## job 203
Design Circle_Area_Calculator, start of the top module:
module Circle_Area_Calculator(clk, rst, radius, area);
  input wire clk, rst;
  input wire [31:0] radius;
  output reg [31:0] area;
  wire [31:0] Square_radius, Result;
  parameter Pi = 32'b01000000010010010000111111010000;
  FloatMultiplier_rounding FM0(.Multiplicand(radius), .Multiplier(radius), .Result(Square_radius));
  FloatMultiplier_rounding FM1(.Multiplicand(Square_radius), .Multiplier(Pi), .Result(Result));
  always @(posedge clk) begin
	if(rst) begin
		area[31:0] <= 1'b0;
	end else begin
		area[31:0] <= Result[31:0];
	end
  end
endmodule
make LEC_CHECK=0 ABC_AREA=0 CAP_MARGIN=20 CELL_PAD_IN_SITES_DETAIL_PLACEMENT=2 CORE_ASPECT_RATIO=0.99 CORE_MARGIN=3 CORE_UTILIZATION=40 CTS_CLUSTER_DIAMETER=357 CTS_CLUSTER_SIZE=89 GPL_ROUTABILITY_DRIVEN=0 MAX_ROUTING_LAYER=met4 MIN_ROUTING_LAYER=met2 PLACE_DENSITY_LB_ADDON=0.24 SLEW_MARGIN=35 TNS_END_PERCENT=85 finish   # period 30.0 ns
run.sh (not shown) runs the stock make flow with config.mk's settings and CLKGATE_MAP_FILE=.
Job 203 is listed as incomplete: the tool reported an error in global routing and the run ended there.
Changes in job 7511 relative to job 203:
==> flow/config.mk <==
export PLATFORM = sky130hd
export DESIGN_NAME = Circle_Area_Calculator
export DESIGN_NICKNAME = Circle_Area_Calculator
export VERILOG_FILES = /design/flow/design.v
export SDC_FILE = /design/flow/constraint.sdc
export NUM_CORES = 4
export LEC_CHECK = 0
export ABC_AREA = 0
export CAP_MARGIN = 20
export CORE_MARGIN = 2
export CORE_UTILIZATION = 49
export CTS_CLUSTER_DIAMETER = 80
export CTS_CLUSTER_SIZE = 15
export SLEW_MARGIN = 20
### Flow results
[compare] base=job 203 new=job 7511: top-level port count held steady, async set-or-reset flop fraction in the synthesized netlist has remained practically unchanged, floorplan-stage core utilization has increased, number of placement rows went down by 8. Job 7511 reached the final stage; the timing, DRC and antenna checks on its layout passed. The register bit count reported by yosys on job 203 is in line with that on job 7511. Compared with job 203, in job 7511 die height now sits lower, area of the die went down by about 20%.

========
== build 35 ==
Starting RTL as in the previous note.
make LEC_CHECK=0 ABC_AREA=1 CAP_MARGIN=40 CORE_ASPECT_RATIO=0.92 CORE_MARGIN=2 CORE_UTILIZATION=72 CTS_CLUSTER_DIAMETER=140 HOLD_SLACK_MARGIN=0.29 PLACE_DENSITY_LB_ADDON=0.18 SETUP_SLACK_MARGIN=1.43 SLEW_MARGIN=20 finish   # period 16.2 ns
Build 35: DPL-0038 in detailed placement (3_5_place_dp) -> run aborted
The following lists how build 57 was set up differently from build 35:
- changing CAP_MARGIN from 40 to 20
- removing CTS_CLUSTER_DIAMETER (formerly 140)
- removing ABC_AREA (formerly 1)
- changing CORE_UTILIZATION from 72 to 40
- removing HOLD_SLACK_MARGIN (formerly 0.29)
- removing SETUP_SLACK_MARGIN (formerly 1.43)
- removing PLACE_DENSITY_LB_ADDON (formerly 0.18)
- removing CORE_ASPECT_RATIO (formerly 0.92)
- changing the clock period (ns, I/O delays scaled along) from 16.2 to 29.0
## What came out
Of build 35 and build 57, only build 35 fails to finish with a clean layout.
Of build 35 and build 57, the run reporting the lower synthesized area per cell was build 35.
Build 57 against build 35: core utilization before placement fell by 33 points; area of the chip rose by about 80%; arithmetic-cell share of the synthesized area counting full adders, half adders and majority gates rose by 0.29 points.
What build 67 does differently from build 57 at the input level:
- MAX_ROUTING_LAYER newly set to met4
- MIN_ROUTING_LAYER newly set to met2
- HOLD_SLACK_MARGIN newly set to -0.03
- the clock period (ns, I/O delays scaled along) changed from 29.0 to 18.3
Notes after the runs:
[flow] build 67 | stages: complete | final checks: fail | reason: negative setup slack
Side by side, required time of the worst setup path turned out lower in build 67 than in build 57.
The total number of cells along the worst setup path number comes out higher for build 57 vs build 67.
Looking at count of antenna diodes in the layout, build 67 sits 2 above build 57.
Build 57 → build 67: overall routed net length higher, design area higher.

========
## job 7247
Starting RTL as in the previous note.
==> flow/design.v (excerpt) <==
module Circle_Area_Calculator(clk, rst, radius, area);
  input wire clk, rst;
  input wire [31:0] radius;
  output reg [31:0] area;
  wire [31:0] Square_radius, Result;
  parameter Pi = 32'b01000000010010010000111111010000;
  FloatMultiplier_rounding FM0(.Multiplicand(radius), .Multiplier(radius), .Result(Square_radius));
  FloatMultiplier_rounding FM1(.Multiplicand(Square_radius), .Multiplier(Pi), .Result(Result));
  always @(posedge clk) begin
	if(rst) begin
		area[31:0] <= 1'b0;
	end else begin
		area[31:0] <= Result[31:0];
	end
  end
endmodule
Settings: LEC_CHECK=0, ABC_AREA=1, CAP_MARGIN=20, CORE_MARGIN=2, CORE_UTILIZATION=62, CTS_CLUSTER_DIAMETER=197, CTS_CLUSTER_SIZE=98, PLACE_DENSITY=0.39, SLEW_MARGIN=20, TNS_END_PERCENT=20; clock period 21.9 ns.
Status(job 7247) = ERROR, stage = global routing
## Diff of input files: job 868 against job 7247
- PLACE_DENSITY no longer set, was 0.39
- CTS_CLUSTER_DIAMETER no longer set, was 197
- TNS_END_PERCENT no longer set, was 20
- CORE_UTILIZATION now 32, was 62
- ABC_AREA no longer set, was 1
- CTS_CLUSTER_SIZE no longer set, was 98
- the clock period (ns, I/O delays scaled along) now 45.4, was 21.9
Findings:
Job 868 finished every stage and its layout cleared the timing, DRC and antenna checks. Compound-cell area share of the yosys netlist in job 868 vs job 7247: up 8.6 points. Job 7247 → job 868: area figure in the yosys stat output decreased 180 um2; average size of a mapped cell +about 17%; HPWL reported at the end of detailed placement shows a reduction of 15000 um.

========
Starting RTL as in the previous note.
Settings: LEC_CHECK=0, ABC_AREA=1, CAP_MARGIN=35, CORE_ASPECT_RATIO=0.5, CORE_MARGIN=2, CORE_UTILIZATION=72, CTS_CLUSTER_DIAMETER=346, CTS_CLUSTER_SIZE=97, HOLD_SLACK_MARGIN=0.29, PLACE_DENSITY=0.37, SETUP_SLACK_MARGIN=-1.44, SLEW_MARGIN=20, TNS_END_PERCENT=15; clock period 17.9 ns.
The first run did not get past 3_5_place_dp with DPL-0038.
==> next run, changes <==
ABC_AREA = not set   (was 1)
CAP_MARGIN = 20   (was 35)
CORE_ASPECT_RATIO = not set   (was 0.5)
CORE_UTILIZATION = 40   (was 72)
CTS_CLUSTER_DIAMETER = not set   (was 346)
CTS_CLUSTER_SIZE = not set   (was 97)
HOLD_SLACK_MARGIN = not set   (was 0.29)
PLACE_DENSITY = not set   (was 0.37)
SETUP_SLACK_MARGIN = not set   (was -1.44)
TNS_END_PERCENT = not set   (was 15)
clock period = 30.0 ns   (was 17.9 ns; I/O delays follow)
Now the flow completed without violations.
Die size increases by well over a third.
Synthesized cell count decreases by about a fifth.
Synthesized area decreases slightly.
==> next run, changes <==
CELL_PAD_IN_SITES_DETAIL_PLACEMENT = 2   (was not set)
CORE_MARGIN = 3   (was 2)
CTS_CLUSTER_SIZE = 20   (was not set)
HOLD_SLACK_MARGIN = 0.14   (was not set)
PLACE_DENSITY_LB_ADDON = 0.05   (was not set)
Result: The new run did not get past 5_1_grt (ODB-0269); die size increases by about 1.4%; synthesized cell count is unchanged; synthesized area is unchanged.
==> next run, changes <==
ABC_AREA = 0   (was not set)
CELL_PAD_IN_SITES_DETAIL_PLACEMENT = not set   (was 2)
CORE_MARGIN = 2   (was 3)
CORE_UTILIZATION = 72   (was 40)
CTS_CLUSTER_DIAMETER = 59   (was not set)
CTS_CLUSTER_SIZE = 15   (was 20)
HOLD_SLACK_MARGIN = not set   (was 0.14)
PLACE_DENSITY_LB_ADDON = not set   (was 0.05)
TNS_END_PERCENT = 5   (was not set)
Result: Now the flow ran to the end with no violations. Synthesized cell count does not change. Synthesized area stays the same. Die size falls by about 45%.

========
build 2:
Starting RTL as in the previous note.
Design Circle_Area_Calculator, start of the top module:
module Circle_Area_Calculator(clk, rst, radius, area);
  input wire clk, rst;
  input wire [31:0] radius;
  output reg [31:0] area;
  wire [31:0] Square_radius, Result;
  parameter Pi = 32'b01000000010010010000111111010000;
  FloatMultiplier_rounding FM0(.Multiplicand(radius), .Multiplier(radius), .Result(Square_radius));
  FloatMultiplier_rounding FM1(.Multiplicand(Square_radius), .Multiplier(Pi), .Result(Result));
  always @(posedge clk) begin
	if(rst) begin
		area[31:0] <= 1'b0;
	end else begin
		area[31:0] <= Result[31:0];
	end
  end
endmodule
export LEC_CHECK = 0
export CAP_MARGIN = 20
export CORE_ASPECT_RATIO = 0.79
export CORE_MARGIN = 2
export CORE_UTILIZATION = 63
export GPL_TIMING_DRIVEN = 1
export MIN_ROUTING_LAYER = met1
export PLACE_DENSITY_LB_ADDON = 0.08
export SLEW_MARGIN = 15
create_clock -name core_clock -period 48.3 [get_ports {clk}]
Modified inputs, build 3 compared to build 2
# build 2
export LEC_CHECK = 0
export CAP_MARGIN = 20
export CORE_ASPECT_RATIO = 0.79
export CORE_MARGIN = 2
export CORE_UTILIZATION = 63
export GPL_TIMING_DRIVEN = 1
export MIN_ROUTING_LAYER = met1
export PLACE_DENSITY_LB_ADDON = 0.08
export SLEW_MARGIN = 15
create_clock -name core_clock -period 48.3 [get_ports {clk}]
# build 3
export LEC_CHECK = 0
export CAP_MARGIN = 20
export CORE_MARGIN = 2
export CORE_UTILIZATION = 50
export CTS_CLUSTER_SIZE = 97
export SLEW_MARGIN = 20
create_clock -name core_clock -period 27.1 [get_ports {clk}]
Notes after the runs:
Build 2 went all the way through synthesis, placement and routing and the layout is clean on timing, DRC and antenna.
Ran to the end and failed final checks on negative setup slack: build 3.
Diff build 2 -> build 3: setup slack at placement has decreased, post-route standard cell area excluding fillers has increased.
Delta (build 3 minus build 2): final cycle utilization of the critical path rose 20 points; number of hold violations in the final report about even; remaining max-slew budget at the tightest pin rose 6.5 points; post-layout utilization of the core rose 0.97 points; global route total overflow about even.
In build 3, the data arrival at the endpoint of the critical path came out 11570 ps below the value in build 2.
The clock-buffer cell count of build 3 exceeds that of build 2 by 2.
### build 3 -> build 85
# build 3
export LEC_CHECK = 0
export CAP_MARGIN = 20
export CORE_MARGIN = 2
export CORE_UTILIZATION = 50
export CTS_CLUSTER_SIZE = 97
export SLEW_MARGIN = 20
create_clock -name core_clock -period 27.1 [get_ports {clk}]
# build 85
export LEC_CHECK = 0
export ABC_AREA = 1
export CAP_MARGIN = 20
export CORE_MARGIN = 2
export CORE_UTILIZATION = 68
export CTS_CLUSTER_SIZE = 97
export PLACE_DENSITY = 0.37
export SLEW_MARGIN = 20
export TNS_END_PERCENT = 15
create_clock -name core_clock -period 21.7 [get_ports {clk}]
Results
- The remaining runs in build 3 and build 85 completed every stage, whereas build 85 halted early.
- Flow for build 85 halted at clock tree synthesis, error code DPL-0033.
- Build 85 ended with more count of placed standard cells including taps than build 3.
- HPWL after detailed placement on build 85 is behind build 3.
- Build 85 against build 3: yosys synthesis chip area up about 0.54%; count of instantiated cells in the yosys netlist increased 748.

========
== wip/cedar ==
Starting RTL as in the previous note.
export LEC_CHECK = 0
export ABC_AREA = 1
export CAP_MARGIN = 20
export CELL_PAD_IN_SITES_DETAIL_PLACEMENT = 2
export CORE_ASPECT_RATIO = 1.71
export CORE_MARGIN = 2
export CORE_UTILIZATION = 40
export CTS_CLUSTER_SIZE = 94
export GPL_TIMING_DRIVEN = 1
export MAX_ROUTING_LAYER = met4
export MIN_ROUTING_LAYER = met2
export SETUP_SLACK_MARGIN = 2.1
export SLEW_MARGIN = 35
create_clock -name core_clock -period 18.3 [get_ports {clk}]
wip/cedar terminated abnormally: detailed placement (3_5_place_dp) reported DPL-0033.
The inputs of wip/juniper differ from those of wip/cedar as listed below.
- ABC_AREA removed (was 1)
- MIN_ROUTING_LAYER removed (was met2)
- CORE_ASPECT_RATIO removed (was 1.71)
- SLEW_MARGIN changed from 35 to 20
- SETUP_SLACK_MARGIN changed from 2.1 to 2.34
- GPL_TIMING_DRIVEN removed (was 1)
- CTS_CLUSTER_SIZE removed (was 94)
- CELL_PAD_IN_SITES_DETAIL_PLACEMENT removed (was 2)
- MAX_ROUTING_LAYER removed (was met4)
- the clock period (ns, I/O delays scaled along) changed from 18.3 to 29.0
Results
- Delta (wip/juniper minus wip/cedar): chip height has decreased; horizontal extent of the die has increased; instance count of the mapped netlist has decreased.
- wip/juniper reached the end of the flow, and the finished layout is clean on the timing, DRC and antenna checks.
Setup changes, wip/juniper to wip/willow
- CORE_UTILIZATION now 65, was 40
- SETUP_SLACK_MARGIN no longer set, was 2.34
- MAX_ROUTING_LAYER now met4, previously not set
- the clock period (ns, I/O delays scaled along) now 26.9, was 29.0
Notes after the runs:
| wip/willow | all stages done | FAIL | negative setup slack |
wip/juniper → wip/willow: aggregate global-route resource usage higher; number of failing setup endpoints in the final timing report went up by 21.
Relative to wip/juniper, total length of routed met2 wires has increased by 5100 um in wip/willow.
Lower number of antenna violations at the first check in global routing among wip/juniper and wip/willow: wip/juniper
Routed length on met3: wip/willow vs wip/juniper up 220%
Die boundary width went down by more than 10% going from wip/juniper to wip/willow.
Compare wip/juniper and wip/willow | count of vias placed by the detailed router lower: wip/juniper
When wip/willow is measured against wip/juniper, its utilization turns out 38 points higher.

========
run A:
Starting RTL as in the previous note.
clock: 30.0 ns
lec_check: 0
cap_margin: 20
core_margin: 2
core_utilization: 68
setup_slack_margin: -2.0
slew_margin: 20
tns_end_percent: 10
The layout from run A, despite a flow that completed every stage, fails the layout checks, with the failing checks listed as setup timing.
Inputs modified between run A and run B:
- PLACE_DENSITY now 0.81, previously not set
- CTS_CLUSTER_DIAMETER now 105, previously not set
- CORE_UTILIZATION now 49, was 68
- SETUP_SLACK_MARGIN no longer set, was -2.0
- HOLD_SLACK_MARGIN now 0.28, previously not set
- CTS_CLUSTER_SIZE now 99, previously not set
- ABC_AREA now 0, previously not set
Findings:
In summary, run B completed successfully, with a layout that passed the timing, DRC and antenna checks. Compared with run A, in run B area fraction in xor and xnor cells stayed essentially flat; number of nets with antenna violations after detailed routing stayed essentially flat; wire length on met1 fell by 640 um; placement-stage cell area fell by 0.78%. Area: run B vs run A -> run B larger. Run A ended up with radius[0] as its startpoint of the worst setup timing path; run B ended up with radius[6]. Max tap cell count across run B and run A: run B. Diff run A..run B | hold slack | negligible. Worst setup slack for run B: 1180 ps up relative to run A. When the final numbers for run B and run A were put side by side, the via count of the first global-routing pass turned out to be smaller in run A.
#### Input delta (run C over run B)
- TNS_END_PERCENT now 5, was 10
- PLACE_DENSITY_LB_ADDON now 0.01, previously not set
- CTS_CLUSTER_SIZE now 14, was 99
- PLACE_DENSITY no longer set, was 0.81
- SETUP_SLACK_MARGIN now -2.0, previously not set
- CORE_UTILIZATION now 67, was 49
- CTS_CLUSTER_DIAMETER now 90, was 105
- ABC_AREA no longer set, was 0
- HOLD_SLACK_MARGIN no longer set, was 0.28
==> results <==
- Run C reports its worst setup path endpoint as area[30] while run B reports area[28].
- Compared with run B, run C shows via count higher by 857.
- Looking at post-route standard cell area excluding fillers, run C sits about 4% above run B.
- Run C vs run B, data arrival at the endpoint of the critical path went up by 1200 ps.
- Setup slack after layout, run C and run B, higher one = run B.
- Comparing run C and run B, the lower total routed wirelength is on run B.
- Run C has number of fillers in the final layout below what run B had.
- Every stage of run C finished as expected; the final checks, on the other hand, flagged setup timing, which means the layout fails.

========
the baseline:
Circle_Area_Calculator again, from the RTL that the note above started with.
clock: 18.3 ns
lec_check: 0
abc_area: 1
cap_margin: 25
cell_pad_in_sites_detail_placement: 0
core_aspect_ratio: 1.07
core_margin: 2
core_utilization: 40
cts_cluster_size: 30
gpl_timing_driven: 1
max_routing_layer: met5
min_routing_layer: met2
setup_slack_margin: 2.1
slew_margin: 35
Layout checks on the baseline: not met. Flow itself completed; violations: setup timing.
For the candidate, these inputs were changed with respect to the baseline:
- clearing CTS_CLUSTER_SIZE, which used to be 30
- swapping 40 for 72 in CORE_UTILIZATION
- clearing CELL_PAD_IN_SITES_DETAIL_PLACEMENT, which used to be 0
- clearing MAX_ROUTING_LAYER, which used to be met5
- swapping 25 for 20 in CAP_MARGIN
- clearing GPL_TIMING_DRIVEN, which used to be 1
- clearing MIN_ROUTING_LAYER, which used to be met2
- swapping 35 for 20 in SLEW_MARGIN
- clearing CORE_ASPECT_RATIO, which used to be 1.07
- clearing SETUP_SLACK_MARGIN, which used to be 2.1
- swapping 18.3 for 17.2 in the clock period (ns, I/O delays scaled along)
### Flow results
Cmp the baseline and the candidate / starting density of the core / higher: the candidate. Number of placement rows: the candidate vs the baseline down 31. Tool error DPL-0038 stopped the candidate during detailed placement (3_5_place_dp); no final results. Changes observed in the candidate relative to the baseline: placeable core region lost about 45%, die size lost 44%. Die extent in x for the candidate: about 23% down relative to the baseline. Re post-synthesis share of cell area spent on and, or, nand and nor gates: no difference whatsoever between the candidate and the baseline. Diff the baseline..the candidate | count of library flops with an enable pin | unchanged. Routability congestion estimate | the candidate above the baseline.
